lagoon:
==> flow/design.v (excerpt) <==
module my_chip (
    input logic [11:0] io_in,  
    output logic [11:0] io_out,  
    input logic clock,
    input logic reset  
);
Size: roughly 3,100 cells after synthesis, about 510 flip-flops, roughly 26 I/O pins, roughly 0.025 mm2 of cells after synthesis.
Settings: LEC_CHECK=0, CAP_MARGIN=20, CORE_MARGIN=2, CORE_UTILIZATION=72, CTS_CLUSTER_SIZE=21, GPL_ROUTABILITY_DRIVEN=0, GPL_TIMING_DRIVEN=1, HOLD_SLACK_MARGIN=0.29, MAX_ROUTING_LAYER=met5, PLACE_DENSITY_LB_ADDON=0.13, SETUP_SLACK_MARGIN=2.65, SLEW_MARGIN=20, TNS_END_PERCENT=100; clock period 9.26 ns.
run.sh (not shown) runs the stock make flow with config.mk's settings and CLKGATE_MAP_FILE=.
--- input diff lagoon..raven ---
- removing SETUP_SLACK_MARGIN (formerly 2.65)
- removing TNS_END_PERCENT (formerly 100)
- changing CORE_UTILIZATION from 72 to 40
- removing GPL_ROUTABILITY_DRIVEN (formerly 0)
- removing CTS_CLUSTER_SIZE (formerly 21)
- removing PLACE_DENSITY_LB_ADDON (formerly 0.13)
- removing HOLD_SLACK_MARGIN (formerly 0.29)
- removing MAX_ROUTING_LAYER (formerly met5)
- removing GPL_TIMING_DRIVEN (formerly 1)
- changing the clock period (ns, I/O delays scaled along) from 9.26 to 6.86
==> comparison <==
lagoon -> raven: final area increased by a few percent. Compared to lagoon, raven has required time reported for the critical path endpoint 1.92 ns lower. raven finished all stages; the layout is clean. lagoon reached the end of the flow, and the finished layout is clean on the timing, design-rule and antenna checks. When the final numbers for raven and lagoon were put side by side, the critical path depth turned out to be greater in lagoon. Min final core utilization across raven and lagoon: raven. Against lagoon, raven comes in 0.05 ns higher on arrival time of the worst setup path. Number of buffers created by CTS (raven over lagoon): increase, about 6%. Diff lagoon -> raven: total DRC errors in the routed layout flat; chip area up 78%; total power up 42%; cell count up 413.
Edits applied to the flow inputs when going from raven to harbor:
- CORE_UTILIZATION: 40 -> 72
- CAP_MARGIN: 20 -> 35
- PLACE_DENSITY: unset -> 0.67
- CTS_CLUSTER_DIAMETER: unset -> 51
- CTS_CLUSTER_SIZE: unset -> 21
- the clock period (ns, I/O delays scaled along): 6.86 -> 9.03
## What came out
Delta (harbor minus raven): utilization went up, initial antenna violation count went up, total power after layout went down, core outline area went down. In harbor, clock-pin slew on the worst setup and hold paths is higher than in raven. raven → harbor: sequential share of power +6.1 points, design area -about 3.4%.
The following lists how juniper was set up differently from harbor:
- PLACE_DENSITY now 0.42, was 0.67
- SETUP_SLACK_MARGIN now 0.8, previously not set
- CTS_CLUSTER_DIAMETER no longer set, was 51
- CAP_MARGIN now 20, was 35
- ABC_AREA now 1, previously not set
- CTS_CLUSTER_SIZE no longer set, was 21
- the clock period (ns, I/O delays scaled along) now 4.57, was 9.03
==> comparison <==
Routed wire length up 14% in juniper wrt harbor. The final cycle utilization of the critical path in juniper was higher than what harbor gave. juniper vs. harbor: wire length per cell moved down; number of resized instances in the post-cts repair step grew by 56; clock edge transition at the registers on the reported setup and hold paths dropped 0.03 ns. Compared juniper vs harbor, and critical path depth is up in juniper. juniper vs harbor: flip-flop and latch share of the layout cell area down. juniper ends up with a data arrival at the endpoint of the critical path that is 1.39 ns lower than in harbor.

* * *

Starting RTL as in the previous note.
make LEC_CHECK=0 ABC_AREA=1 CAP_MARGIN=20 CORE_MARGIN=2 CORE_UTILIZATION=72 CTS_CLUSTER_DIAMETER=203 CTS_CLUSTER_SIZE=14 PLACE_DENSITY_LB_ADDON=0.12 SETUP_SLACK_MARGIN=0.65 SLEW_MARGIN=20 finish   # period 3.81 ns
The baseline finished with timing, DRC and antenna clean.
Change:
--- a/flow/config.mk
+++ b/flow/config.mk
@@ -9 +9 @@
-export CAP_MARGIN = 20
+export CAP_MARGIN = 0
@@ -12,4 +12,3 @@
-export CTS_CLUSTER_DIAMETER = 203
-export CTS_CLUSTER_SIZE = 14
-export PLACE_DENSITY_LB_ADDON = 0.12
-export SETUP_SLACK_MARGIN = 0.65
+export CTS_CLUSTER_SIZE = 96
+export PLACE_DENSITY = 0.36
+export SETUP_SLACK_MARGIN = 1.12
This time the run completed, yet does not pass: negative setup slack.
Setup slack loses 0.41 ns.
Die size is unchanged.
Clock skew came out higher by 0.030 ns.
Change:
--- a/flow/config.mk
+++ b/flow/config.mk
@@ -12,2 +12,2 @@
-export CTS_CLUSTER_SIZE = 96
-export PLACE_DENSITY = 0.36
+export CTS_CLUSTER_SIZE = 99
+export PLACE_DENSITY_LB_ADDON = 0.06
@@ -15,0 +16 @@
+export TNS_END_PERCENT = 5
Now the flow completed without violations.
Synthesized area does not change.
Clock power increases by about 2%.
Critical path depth does not change.
Via count decreases by 9.5%.
Sequential power barely changes.
Non-clock buffer count decreases by 82.
Power barely changes.
Maximum frequency increases by 15%.
First-iteration DRC count decreases by 36%.
Synthesized cell count stays the same.
Worst hold slack stays flat.
Change:
--- a/flow/config.mk
+++ b/flow/config.mk
@@ -9 +9 @@
-export CAP_MARGIN = 0
+export CAP_MARGIN = 20
@@ -12,3 +12,8 @@
-export CTS_CLUSTER_SIZE = 99
-export PLACE_DENSITY_LB_ADDON = 0.06
-export SETUP_SLACK_MARGIN = 1.12
+export CTS_CLUSTER_DIAMETER = 209
+export CTS_CLUSTER_SIZE = 14
+export GPL_ROUTABILITY_DRIVEN = 0
+export GPL_TIMING_DRIVEN = 1
+export HOLD_SLACK_MARGIN = 0.28
+export MAX_ROUTING_LAYER = met5
+export PLACE_DENSITY_LB_ADDON = 0.19
+export SETUP_SLACK_MARGIN = 0.76
@@ -16 +21 @@
-export TNS_END_PERCENT = 5
+export TNS_END_PERCENT = 35
After rerunning:
- With this change the flow ran to the end with violations: negative setup slack
- worst setup slack gets worse by 0.46 ns
- core utilization is lower by 1.2 points
- wire length rises by a few percent
Change:
==> flow/config.mk (replaced) <==
export PLATFORM = sky130hd
export DESIGN_NAME = my_chip
export DESIGN_NICKNAME = my_chip
export VERILOG_FILES = /design/flow/design.v
export SDC_FILE = /design/flow/constraint.sdc
export NUM_CORES = 4
export LEC_CHECK = 0
export ABC_AREA = 1
export CAP_MARGIN = 0
export CORE_ASPECT_RATIO = 0.5
export CORE_MARGIN = 2
export CORE_UTILIZATION = 72
export CTS_CLUSTER_SIZE = 15
export PLACE_DENSITY = 0.37
export SETUP_SLACK_MARGIN = 1.12
export SLEW_MARGIN = 20
Result: The changed run ran to the end with no violations. Sequential share of layout area decreases by 1.8 points. Routed wire length is higher by 7.2%. Synthesized cell count is unchanged. Final area increases by 5.7%. Via count went up by 2.6%. Cell count came out higher by 2.5%. Total power came out higher by 3.7%. Hold slack is worse by 0.0042 ns.
Change:
--- a/flow/config.mk
+++ b/flow/config.mk
@@ -10 +9,0 @@
-export CORE_ASPECT_RATIO = 0.5
@@ -14 +13 @@
-export PLACE_DENSITY = 0.37
+export PLACE_DENSITY_LB_ADDON = 0.06
Outcome: Wire length went down by 8.4%; synthesized area stays the same; combinational power decreases by 7.6%; non-clock buffer count drops by 38; count of clock-buffer cells in the layout climbs by 8.

* * *

my_chip again, from the RTL that the note above started with.
==> flow/config.mk <==
export PLATFORM = sky130hd
export DESIGN_NAME = my_chip
export DESIGN_NICKNAME = my_chip
export VERILOG_FILES = /design/flow/design.v
export SDC_FILE = /design/flow/constraint.sdc
export NUM_CORES = 4
export LEC_CHECK = 0
export CAP_MARGIN = 20
export CELL_PAD_IN_SITES_DETAIL_PLACEMENT = 1
export CELL_PAD_IN_SITES_GLOBAL_PLACEMENT = 3
export CORE_ASPECT_RATIO = 1.24
export CORE_MARGIN = 2
export CORE_UTILIZATION = 40
export CTS_CLUSTER_SIZE = 98
export GPL_ROUTABILITY_DRIVEN = 0
export HOLD_SLACK_MARGIN = -0.05
export PLACE_DENSITY_LB_ADDON = 0.2
export SETUP_SLACK_MARGIN = -0.47
export SLEW_MARGIN = 0
export TNS_END_PERCENT = 30
==> flow/constraint.sdc <==
create_clock -name core_clock -period 10.0 [get_ports {clock}]
set_input_delay 2.0000 -clock core_clock [delete_from_list [all_inputs] [get_ports {clock}]]
set_output_delay 2.0000 -clock core_clock [all_outputs]
set_load 0.01 [all_outputs]
Edit:
- CELL_PAD_IN_SITES_DETAIL_PLACEMENT: 1 -> unset
- CELL_PAD_IN_SITES_GLOBAL_PLACEMENT: 3 -> unset
- CORE_ASPECT_RATIO: 1.24 -> unset
- CORE_UTILIZATION: 40 -> 72
- CTS_CLUSTER_SIZE: 98 -> unset
- GPL_ROUTABILITY_DRIVEN: 0 -> unset
- HOLD_SLACK_MARGIN: -0.05 -> unset
- PLACE_DENSITY: unset -> 0.42
- PLACE_DENSITY_LB_ADDON: 0.2 -> unset
- SETUP_SLACK_MARGIN: -0.47 -> unset
- SLEW_MARGIN: 0 -> 20
- TNS_END_PERCENT: 30 -> unset
- clock period: 10.0 -> 6.15 ns (I/O delays scaled with it)
Effect: Setup slack got worse by 2.8 ns. Sequential power is higher by 62%. Non-clock buffer count drops by 11. Global-route usage is higher by 11 points. Synthesized cell count does not change.
Edit:
- CORE_UTILIZATION: 72 -> 71
- CTS_CLUSTER_SIZE: unset -> 58
- PLACE_DENSITY: 0.42 -> 0.67
- clock period: 6.15 -> 8.33 ns (I/O delays scaled with it)
Result: The changed run passed the timing, design-rule and antenna checks. Hold slack stays flat. Final cell count climbs by 0.31%. Design area drops by 0.48%. Die size climbs by 1.4%. Worst setup slack improves by 1.7 ns. Core utilization drops by 2.1 points. Via count drops by 1.6%.
Edit:
- ABC_AREA: unset -> 1
- CTS_CLUSTER_SIZE: 58 -> 14
- PLACE_DENSITY: 0.67 -> unset
- PLACE_DENSITY_LB_ADDON: unset -> 0.12
- SETUP_SLACK_MARGIN: unset -> 0.65
- clock period: 8.33 -> 3.98 ns (I/O delays scaled with it)
=> The new run passed the timing, design-rule and antenna checks; sequential share of layout area goes down by 4.1 points; synthesized area goes up by about 5%; total power goes up by about 120%; non-clock buffer count goes up by 69; worst hold slack is about the same; first-iteration DRC count goes up by 38%; sequential power goes up by 110%.
Edit:
- ABC_AREA: 1 -> unset
- CORE_UTILIZATION: 71 -> 72
- CTS_CLUSTER_SIZE: 14 -> unset
- PLACE_DENSITY_LB_ADDON: 0.12 -> unset
- SETUP_SLACK_MARGIN: 0.65 -> unset
- clock period: 3.98 -> 5.91 ns (I/O delays scaled with it)
Outcome:
- utilization decreases by 3.0 points
- die size fell by 6.2%
- critical path depth shrinks by 11
- setup slack improved by 0.031 ns
- global-route usage decreases by 1.9 points
- via count shrinks by 12%
- first-iteration DRC count went down by 4.1%
- count of clock-buffer cells in the layout drops by 1
- final area went down by 11%
- synthesized area goes down by 5.0%
- power went down by 36%
Power figures rest on the tool's default switching activity, not on a simulated workload.
